==> flow/design.v (excerpt) <==
module digital_loc(
    input key_a,
    input key_b,
    input key_c,
    input key_d,
    input reset,
	 input clk,
    output [6:0] postion_state,
	 output  [3:0] x,
	 output reg [1:0] Led2,
	 output  [3:0] selector,
	 output reg dot,
	 output S_CLK,
	 output LR_CLK,
	 output M_CLK,
	 output  Sin
    );
	  wire tick;
	 reg [3:0] min2; reg[3:0] min1; reg[2:0] H1; reg [3:0] H2;
	 reg [3:0] A_min2; reg [3:0] A_min1; reg [1:0] A_H1; reg [3:0] A_H2;
	 reg [5:0] sec;
	 ClockDivider twohundredHZ(clk, tick, reset);
	 wire tempa, tempb, tempc, tempd;
	 Debouncing a(key_a,clk,tick,reset,tempa),
					b(key_b,clk,tick,reset,tempb),
					c(key_c,clk,tick,reset,tempc),
					d(key_d,clk,tick,reset,tempd);
	 wire tempAA,tempBB,tempCC,tempDD;
	Rising_Edge_Detector		AA(tempa,clk,tick,reset,tempAA),
									BB(tempb,clk,tick,reset,tempBB),
									CC(tempc,clk,tick,reset,tempCC),
									DD(tempd,clk,tick,reset,tempDD);
integer interal_counter;
reg alarm_sound;
reg [20:0] old_value;
reg condition_alarm;
 reg [3:0] state, nextState;
parameter state_Clock=4'b0001        ,state_Adjust_min2= 4'b0010;
parameter state_Adjust_min1= 4'b0011 ,state_Adjust_H2= 4'b0100;
parameter state_Adjust_H1= 4'b0101   ,state_Adjust_Amin2= 4'b0110;
parameter state_Adjust_Amin1= 4'b0111,state_Adjust_AH2= 4'b1000;
  ...
make LEC_CHECK=0 ABC_AREA=1 CAP_MARGIN=20 CORE_MARGIN=2 CORE_UTILIZATION=72 CTS_CLUSTER_DIAMETER=232 SLEW_MARGIN=20 finish   # period 2.99 ns
run.sh (not shown) runs the stock make flow with config.mk's settings and CLKGATE_MAP_FILE=.
The baseline produced a layout that fails on setup timing.
Then changed:
--- a/flow/config.mk
+++ b/flow/config.mk
@@ -6,8 +6,6 @@
 export NUM_CORES = 4
 export LEC_CHECK = 0
-export ABC_AREA = 1
 export CAP_MARGIN = 20
 export CORE_MARGIN = 2
-export CORE_UTILIZATION = 72
-export CTS_CLUSTER_DIAMETER = 232
+export CORE_UTILIZATION = 40
 export SLEW_MARGIN = 20
==> flow/constraint.sdc (replaced) <==
create_clock -name core_clock -period 5.3 [get_ports {clk}]
set_input_delay 1.0600 -clock core_clock [delete_from_list [all_inputs] [get_ports {clk}]]
set_output_delay 1.0600 -clock core_clock [all_outputs]
set_load 0.01 [all_outputs]
The new run completed without violations.
Non-clock buffer count is lower by 68.
Worst setup slack gains 0.99 ns.
Worst hold slack gains 0.48 ns.
Total power falls by well over a third.
Final area falls by roughly a tenth.
Cell count goes down by about a fifth.
Then changed:
--- a/flow/config.mk
+++ b/flow/config.mk
@@ -7,5 +7,6 @@
 export LEC_CHECK = 0
 export CAP_MARGIN = 20
-export CORE_MARGIN = 2
+export CORE_MARGIN = 8
 export CORE_UTILIZATION = 40
-export SLEW_MARGIN = 20
+export HOLD_SLACK_MARGIN = -0.08
+export SLEW_MARGIN = 30
==> flow/constraint.sdc (replaced) <==
create_clock -name core_clock -period 10.0 [get_ports {clk}]
set_input_delay 2.0000 -clock core_clock [delete_from_list [all_inputs] [get_ports {clk}]]
set_output_delay 2.0000 -clock core_clock [all_outputs]
set_load 0.01 [all_outputs]
What happened: The new run passed the timing, DRC and antenna checks. Sequential cell count stays the same. Critical path depth does not change. Routed wire length is about the same. Setup slack improved by 3.8 ns. Synthesized area does not change. Sequential power fell by 47%. Global-route usage fell by 2.4 points. Clock skew fell by 0.0032 ns. Via count rose by about 0.4%. Power fell by about 50%. Sequential share of layout area rose by 0.13 points.
Then changed:
--- a/flow/config.mk
+++ b/flow/config.mk
@@ -7,6 +7,5 @@
 export LEC_CHECK = 0
 export CAP_MARGIN = 20
-export CORE_MARGIN = 8
-export CORE_UTILIZATION = 40
-export HOLD_SLACK_MARGIN = -0.08
-export SLEW_MARGIN = 30
+export CORE_MARGIN = 2
+export CORE_UTILIZATION = 58
+export SLEW_MARGIN = 20
==> flow/constraint.sdc (replaced) <==
create_clock -name core_clock -period 6.89 [get_ports {clk}]
set_input_delay 1.3780 -clock core_clock [delete_from_list [all_inputs] [get_ports {clk}]]
set_output_delay 1.3780 -clock core_clock [all_outputs]
set_load 0.01 [all_outputs]
Outcome:
- worst setup slack gets worse by 2.5 ns
- routed wire length shrinks by 2.7%
- first-iteration DRC count shrinks by 13%
- die area shrinks by 38%
- critical path depth is unchanged
- count of clock-buffer cells in the layout shrinks by 1
- via count shrinks by 0.84%
- non-clock buffer count grows by 2
- sequential power grows by 46%
- worst hold slack hardly moves
- global-route usage grows by 10 points

* * *

digital_loc again, from the RTL that the note above started with.
clock: 7.93 ns
lec_check: 0
cap_margin: 15
cell_pad_in_sites_detail_placement: 1
cell_pad_in_sites_global_placement: 1
core_aspect_ratio: 0.84
core_margin: 3
core_utilization: 47
cts_cluster_diameter: 32
gpl_routability_driven: 1
gpl_timing_driven: 1
max_routing_layer: met4
min_routing_layer: met1
place_density_lb_addon: 0.06
setup_slack_margin: 1.8
slew_margin: 20
tns_end_percent: 75
The starting point produced a clean layout.
==> next run, changes <==
Settings changed: CAP_MARGIN 15 to 20, CELL_PAD_IN_SITES_DETAIL_PLACEMENT 1 to unset, CELL_PAD_IN_SITES_GLOBAL_PLACEMENT 1 to 0, CORE_ASPECT_RATIO 0.84 to unset, CORE_MARGIN 3 to 2, CORE_UTILIZATION 47 to 72, GPL_ROUTABILITY_DRIVEN 1 to unset, MAX_ROUTING_LAYER met4 to unset, PLACE_DENSITY_LB_ADDON 0.06 to 0.27, SETUP_SLACK_MARGIN 1.8 to unset, TNS_END_PERCENT 75 to unset.
Clock period 7.93 ns to 3.02 ns, I/O delays scaled along.
The changed run finished but fails on setup timing; worst setup slack degrades by 3.0 ns; sequential cell count is unchanged; power climbs by 130%.
==> next run, changes <==
Settings changed: CELL_PAD_IN_SITES_GLOBAL_PLACEMENT 0 to unset, CORE_UTILIZATION 72 to 40, CTS_CLUSTER_DIAMETER 32 to unset, GPL_TIMING_DRIVEN 1 to unset, MIN_ROUTING_LAYER met1 to unset, PLACE_DENSITY_LB_ADDON 0.27 to unset.
Clock period 3.02 ns to 4.9 ns, I/O delays scaled along.
Now the flow went through all stages and came out clean.
Total power drops by about 50%.
Core utilization falls by 42 points.
Via count is lower by 11%.
Count of clock-buffer cells in the layout went down by 18.
Routed wire length falls by about 12%.
Clock power went down by about 54%.
==> next run, changes <==
Clock period 4.9 ns to 10.0 ns, I/O delays scaled along.
Outcome: Sequential power came out lower by 51%; area after synthesis stays the same; routed wire length came out lower by 0.49%; utilization hardly moves; critical path depth stays the same; cell count is about the same.
==> next run, changes <==
Settings changed: CORE_UTILIZATION 40 to 70.
Clock period 10.0 ns to 4.47 ns, I/O delays scaled along.
Result: Sequential share of layout area climbs by 0.74 points; die area drops by about 40%; total power climbs by about 110%; sequential power climbs by 130%; critical path depth is unchanged; non-clock buffer count climbs by 5; routed wire length drops by about 3%; first-iteration DRC count climbs by about 20%; clock-buffer cell count drops by 2; synthesized area does not change; global-route usage climbs by 13 points.

* * *

digital_loc again, from the RTL that the note above started with.
clock: 3.21 ns
lec_check: 0
abc_area: 1
cap_margin: 20
core_margin: 2
core_utilization: 70
slew_margin: 20
Edit:
Settings changed: ABC_AREA 1 to default, CORE_UTILIZATION 70 to 56.
Clock period 3.21 ns to 5.35 ns, I/O delays scaled along.
Result: The new run passed the timing, DRC and antenna checks; first-iteration DRC count drops by well over a third; cell count drops by a quarter to a third; design area drops by roughly a tenth; global-route usage drops by 13 points; routed wire length drops by a quarter to a third; worst setup slack improves by 0.95 ns; register-to-register slack improves by 1.7 ns; via count drops by a quarter to a third.
Edit:
Settings changed: ABC_AREA from default to 1, CORE_UTILIZATION 56 to 72.
Clock period 5.35 ns to 2.97 ns, I/O delays scaled along.
=> With this change the flow produced a layout that fails on negative hold slack; register-to-register slack got worse by 1.8 ns; global-route usage is higher by 14 points; routed wire length climbs by 36%; setup slack degrades by 0.92 ns; critical path depth went up by 2.
Edit:
Settings changed: CTS_CLUSTER_DIAMETER from default to 379, CTS_CLUSTER_SIZE from default to 11, SETUP_SLACK_MARGIN from default to 0.7.
Clock period 2.97 ns to 2.96 ns, I/O delays scaled along.
With this change the flow completed without violations; setup slack loses 0.013 ns; cell area climbs by 5.4%; area after synthesis is unchanged; sequential cell count does not change; first-iteration DRC count climbs by 15%; via count climbs by 7.3%.
Edit:
Settings changed: CTS_CLUSTER_DIAMETER 379 to default, PLACE_DENSITY_LB_ADDON from default to 0.02, SETUP_SLACK_MARGIN 0.7 to 0.88.
Clock period 2.96 ns to 2.97 ns, I/O delays scaled along.
Result: The new run completed and failed the layout checks on negative setup slack; via count came out higher by about 8%; die size does not change; total power rose by about 9%; sequential cell count does not change; synthesized area stays the same; clock power rises by 20%; register-to-register slack improves by 0.16 ns; cell count rises by 1.4%; design area increases by about 3.6%.

* * *

digital_loc again, from the RTL that the note above started with.
clock: 10.0 ns
lec_check: 0
abc_area: 0
cap_margin: 10
cell_pad_in_sites_global_placement: 3
core_margin: 10
core_utilization: 24
cts_cluster_size: 15
gpl_routability_driven: 0
gpl_timing_driven: 0
max_routing_layer: met5
slew_margin: 5
tns_end_percent: 75
Then changed:
==> flow/config.mk (replaced) <==
export PLATFORM = sky130hd
export DESIGN_NAME = digital_loc
export DESIGN_NICKNAME = digital_loc
export VERILOG_FILES = /design/flow/design.v
export SDC_FILE = /design/flow/constraint.sdc
export NUM_CORES = 4
export LEC_CHECK = 0
export CAP_MARGIN = 20
export CORE_MARGIN = 10
export CORE_UTILIZATION = 24
export CTS_CLUSTER_SIZE = 84
export GPL_TIMING_DRIVEN = 1
export HOLD_SLACK_MARGIN = -0.08
export SLEW_MARGIN = 30
export TNS_END_PERCENT = 55
=> The new run ran to the end with no violations. Global-route usage falls by 3.2 points. Total power fell by 2.8%. First-iteration DRC count grows by about 27%. Die area stays the same. Cell area is lower by 1.7%. Sequential share of layout area went up by 0.60 points. Combinational power went down by 6.9%. Worst setup slack improved by 0.26 ns.
Power and IR drop assume default switching activity.
